==> flow/design.v (excerpt) <==
module axis_matmul2x2(
    input                       clk             ,
    input                       rst             ,
    input                       s_axis_tvalid   ,
    input     [31 : 0]          s_axis_tdata    ,
    input                       s_axis_tlast    ,
    output                      s_axis_tready   ,
    output                      m_axis_tvalid   ,
    output    [31 : 0]          m_axis_tdata    ,
    output                      m_axis_tlast    ,
    input                       m_axis_tready   
);
export LEC_CHECK = 0
export ABC_AREA = 0
export CAP_MARGIN = 20
export CELL_PAD_IN_SITES_DETAIL_PLACEMENT = 2
export CELL_PAD_IN_SITES_GLOBAL_PLACEMENT = 0
export CORE_ASPECT_RATIO = 1.29
export CORE_MARGIN = 5
export CORE_UTILIZATION = 52
export CTS_CLUSTER_DIAMETER = 22
export CTS_CLUSTER_SIZE = 22
export HOLD_SLACK_MARGIN = 0.07
export MIN_ROUTING_LAYER = met2
export PLACE_DENSITY = 0.47
export SLEW_MARGIN = 10
create_clock -name core_clock -period 10.0 [get_ports {clk}]
run.sh (not shown) runs the stock make flow with config.mk's settings and CLKGATE_MAP_FILE=.
The baseline failed in clock tree synthesis.
Next try:
--- a/flow/config.mk
+++ b/flow/config.mk
@@ -9,11 +9,9 @@
 export CAP_MARGIN = 20
-export CELL_PAD_IN_SITES_DETAIL_PLACEMENT = 2
-export CELL_PAD_IN_SITES_GLOBAL_PLACEMENT = 0
+export CELL_PAD_IN_SITES_GLOBAL_PLACEMENT = 3
 export CORE_ASPECT_RATIO = 1.29
-export CORE_MARGIN = 5
+export CORE_MARGIN = 7
 export CORE_UTILIZATION = 52
-export CTS_CLUSTER_DIAMETER = 22
+export CTS_CLUSTER_DIAMETER = 57
 export CTS_CLUSTER_SIZE = 22
 export HOLD_SLACK_MARGIN = 0.07
-export MIN_ROUTING_LAYER = met2
 export PLACE_DENSITY = 0.47
The changed run aborted during global placement without I/O.
Synthesized area is unchanged.
Synthesized cell count does not change.
Die area goes up by a few percent.
Next try:
==> flow/config.mk (replaced) <==
export PLATFORM = sky130hd
export DESIGN_NAME = axis_matmul2x2
export DESIGN_NICKNAME = axis_matmul2x2
export VERILOG_FILES = /design/flow/design.v
export SDC_FILE = /design/flow/constraint.sdc
export NUM_CORES = 4
export LEC_CHECK = 0
export CAP_MARGIN = 20
export CORE_MARGIN = 2
export CORE_UTILIZATION = 40
export SLEW_MARGIN = 20
==> flow/constraint.sdc (replaced) <==
create_clock -name core_clock -period 7.16 [get_ports {clk}]
set_input_delay 1.4320 -clock core_clock [delete_from_list [all_inputs] [get_ports {clk}]]
set_output_delay 1.4320 -clock core_clock [all_outputs]
set_load 0.01 [all_outputs]
Result:
- The new run ran to the end with no violations
- area after synthesis stays the same
- die size rises by 15%
- synthesized cell count is unchanged
Next try:
--- a/flow/config.mk
+++ b/flow/config.mk
@@ -9,3 +9,3 @@
 export CORE_MARGIN = 2
-export CORE_UTILIZATION = 40
+export CORE_UTILIZATION = 41
 export SLEW_MARGIN = 20
After rerunning: The new run completed without violations. Final area drops by 0.76%. Final cell count drops by about 0.7%. Flip-flop count stays the same. Sequential power barely changes. Worst hold slack gains 0.0037 ns. Routed wire length drops by about 0.43%. Register-to-register slack is about the same. Power drops by about 2.7%.
Next try:
--- a/flow/config.mk
+++ b/flow/config.mk
@@ -9,3 +9,3 @@
 export CORE_MARGIN = 2
-export CORE_UTILIZATION = 41
+export CORE_UTILIZATION = 65
 export SLEW_MARGIN = 20
==> flow/constraint.sdc (replaced) <==
create_clock -name core_clock -period 3.98 [get_ports {clk}]
set_input_delay 0.7960 -clock core_clock [delete_from_list [all_inputs] [get_ports {clk}]]
set_output_delay 0.7960 -clock core_clock [all_outputs]
set_load 0.01 [all_outputs]
The changed run reached the layout checks and failed them: setup timing.
Worst hold slack is about the same.
Setup slack gets worse by 2.7 ns.
Count of clock-buffer cells in the layout decreases by 4.
Sequential share of layout area decreases by 0.78 points.
Global-route usage increases by 8.8 points.
Wire length increases by about 2%.
Cell area increases by 2.4%.
Clock skew decreases by 0.0050 ns.


## red
axis_matmul2x2 again, from the RTL that the note above started with.
==> flow/config.mk <==
export PLATFORM = sky130hd
export DESIGN_NAME = axis_matmul2x2
export DESIGN_NICKNAME = axis_matmul2x2
export VERILOG_FILES = /design/flow/design.v
export SDC_FILE = /design/flow/constraint.sdc
export NUM_CORES = 4
export LEC_CHECK = 0
export ABC_AREA = 1
export CAP_MARGIN = 20
export CORE_ASPECT_RATIO = 1.29
export CORE_MARGIN = 7
export CORE_UTILIZATION = 52
export CTS_CLUSTER_DIAMETER = 57
export CTS_CLUSTER_SIZE = 35
export HOLD_SLACK_MARGIN = 0.07
export SLEW_MARGIN = 10
==> flow/constraint.sdc <==
create_clock -name core_clock -period 6.48 [get_ports {clk}]
set_input_delay 1.2960 -clock core_clock [delete_from_list [all_inputs] [get_ports {clk}]]
set_output_delay 1.2960 -clock core_clock [all_outputs]
set_load 0.01 [all_outputs]
red: flow completed, timing, DRC and antenna clean
The inputs of blue differ from those of red as listed below.
- a deleted CORE_ASPECT_RATIO that had been 1.29
- a deleted CTS_CLUSTER_DIAMETER that had been 57
- a change of CORE_UTILIZATION from 52 to 40
### Flow results
- blue completed every stage of the flow, and the final layout passed the timing, DRC and antenna checks.
- Sort red and blue by routed wire length, descending, and blue comes first.
- The lower vertical die dimension came out of red.
- Diff red -> blue | flip-flop and latch share of the layout cell area | decrease of 0.86 points
- End-of-flow core utilization was lower in blue than in red.
- Sort red and blue by final standard cell area without fillers desc -> top: blue
> inputs changed (blue -> green)
- removing CTS_CLUSTER_SIZE (formerly 35)
- changing CORE_MARGIN from 7 to 2
- removing HOLD_SLACK_MARGIN (formerly 0.07)
- setting PLACE_DENSITY to 0.79 for the first time
- changing CORE_UTILIZATION from 40 to 72
- changing SLEW_MARGIN from 10 to 20
- changing the clock period (ns, I/O delays scaled along) from 6.48 to 6.5
## What came out
The final report for green shows a completed flow and a layout that fails verification, specifically negative setup slack. Every stage of the flow completed for blue, and the final layout passed the timing, DRC and antenna checks. As far as count of mapped cells out of synthesis is concerned, green and blue perform about the same. green vs. blue: total power went down by 0.80%; share of final layout cell area taken by non-clock buffers was more or less identical.


## pepper
Starting RTL as in the previous note.
Settings: LEC_CHECK=0, ABC_AREA=1, CAP_MARGIN=20, CORE_MARGIN=2, CORE_UTILIZATION=72, CTS_CLUSTER_DIAMETER=209, PLACE_DENSITY_LB_ADDON=0.08, SETUP_SLACK_MARGIN=1.5, SLEW_MARGIN=20; clock period 5.55 ns.
Completing all stages was not enough for pepper: its layout failed the final checks because of negative setup slack.
Relative to pepper, the following input files were edited for xenon:
# pepper
export LEC_CHECK = 0
export ABC_AREA = 1
export CAP_MARGIN = 20
export CORE_MARGIN = 2
export CORE_UTILIZATION = 72
export CTS_CLUSTER_DIAMETER = 209
export PLACE_DENSITY_LB_ADDON = 0.08
export SETUP_SLACK_MARGIN = 1.5
export SLEW_MARGIN = 20
create_clock -name core_clock -period 5.55 [get_ports {clk}]
# xenon
export LEC_CHECK = 0
export ABC_AREA = 1
export CAP_MARGIN = 20
export CORE_MARGIN = 2
export CORE_UTILIZATION = 72
export CTS_CLUSTER_DIAMETER = 209
export SLEW_MARGIN = 20
create_clock -name core_clock -period 5.55 [get_ports {clk}]
Results
Across xenon and pepper, no clean finish was achieved.
xenon: all stages done; final checks FAILED (negative setup slack).
Nothing crashed in pepper and all stages finished; the problem is that the final layout failed, the offending checks being negative setup slack.
Re total design power: xenon is 0.00024 W up on pepper.
Between xenon and pepper, the post-detailed-placement cell area does not differ in any meaningful way.
xenon has wire length of the first global-routing pass below what pepper had.
xenon and pepper ended up with roughly the same combined flip-flop and latch cell area.
Going from pepper to xenon, the worst-case headroom to the max-slew limit was found to have gone down by 0.60 points.
Going from pepper to xenon, routed length on met2 lost about 6%, count of instances resized after the clock tree is built decreased 10, portion of total power attributed to the clock network higher, wire length decreased by 1100 µm relative to the old numbers, number of search-and-repair iterations in the first detailed-routing pass has decreased.
Of xenon and pepper, the run reporting the higher area fraction of clock buffers and clock inverters was xenon.
For zinc, these inputs were changed with respect to xenon:
# xenon
export LEC_CHECK = 0
export ABC_AREA = 1
export CAP_MARGIN = 20
export CORE_MARGIN = 2
export CORE_UTILIZATION = 72
export CTS_CLUSTER_DIAMETER = 209
export SLEW_MARGIN = 20
create_clock -name core_clock -period 5.55 [get_ports {clk}]
# zinc
export LEC_CHECK = 0
export ABC_AREA = 1
export CAP_MARGIN = 20
export CORE_MARGIN = 2
export CORE_UTILIZATION = 72
export PLACE_DENSITY_LB_ADDON = 0.19
export SLEW_MARGIN = 20
create_clock -name core_clock -period 4.77 [get_ports {clk}]
Results
Layout checks on zinc: not met. Flow itself completed; violations: negative setup slack.
NOTE: average wire length per cell after detail routing in zinc exceeds that of xenon
Between zinc and xenon, the gate count of the mapped netlist does not differ in any meaningful way.
Pin slew with the least headroom to its limit ends up higher on xenon.
In zinc the non-clock buffer count turned out 11 higher than in xenon.
Re peak supply drop: zinc is 0.029 mV up on xenon.
In the metrics for xenon and zinc, the one carrying the lower met2 track utilization from global routing is xenon.
Layout-stage area growth over the synthesis result: zinc lower than xenon
Looking at maximum clock rate, zinc sits below xenon.
Measured against xenon, the detailed-routed wire length on met3 of zinc comes out at 1.4 times the reference value.
### zinc -> amber
# zinc
export LEC_CHECK = 0
export ABC_AREA = 1
export CAP_MARGIN = 20
export CORE_MARGIN = 2
export CORE_UTILIZATION = 72
export PLACE_DENSITY_LB_ADDON = 0.19
export SLEW_MARGIN = 20
create_clock -name core_clock -period 4.77 [get_ports {clk}]
# amber
export LEC_CHECK = 0
export CAP_MARGIN = 20
export CORE_MARGIN = 2
export CORE_UTILIZATION = 40
export SLEW_MARGIN = 20
create_clock -name core_clock -period 7.65 [get_ports {clk}]
--- outcome ---
- The final layout from amber, which completed every stage, passed the timing, DRC and antenna checks at the end of the flow.
- [compare] base=zinc new=amber: simple-gate area share of the yosys netlist went down by 2.1 points; internal power consumption went down by about 34%; maximum achievable frequency went down by 0.016 GHz; standard cell core area went up by 85%.
Power and IR drop assume default switching activity.
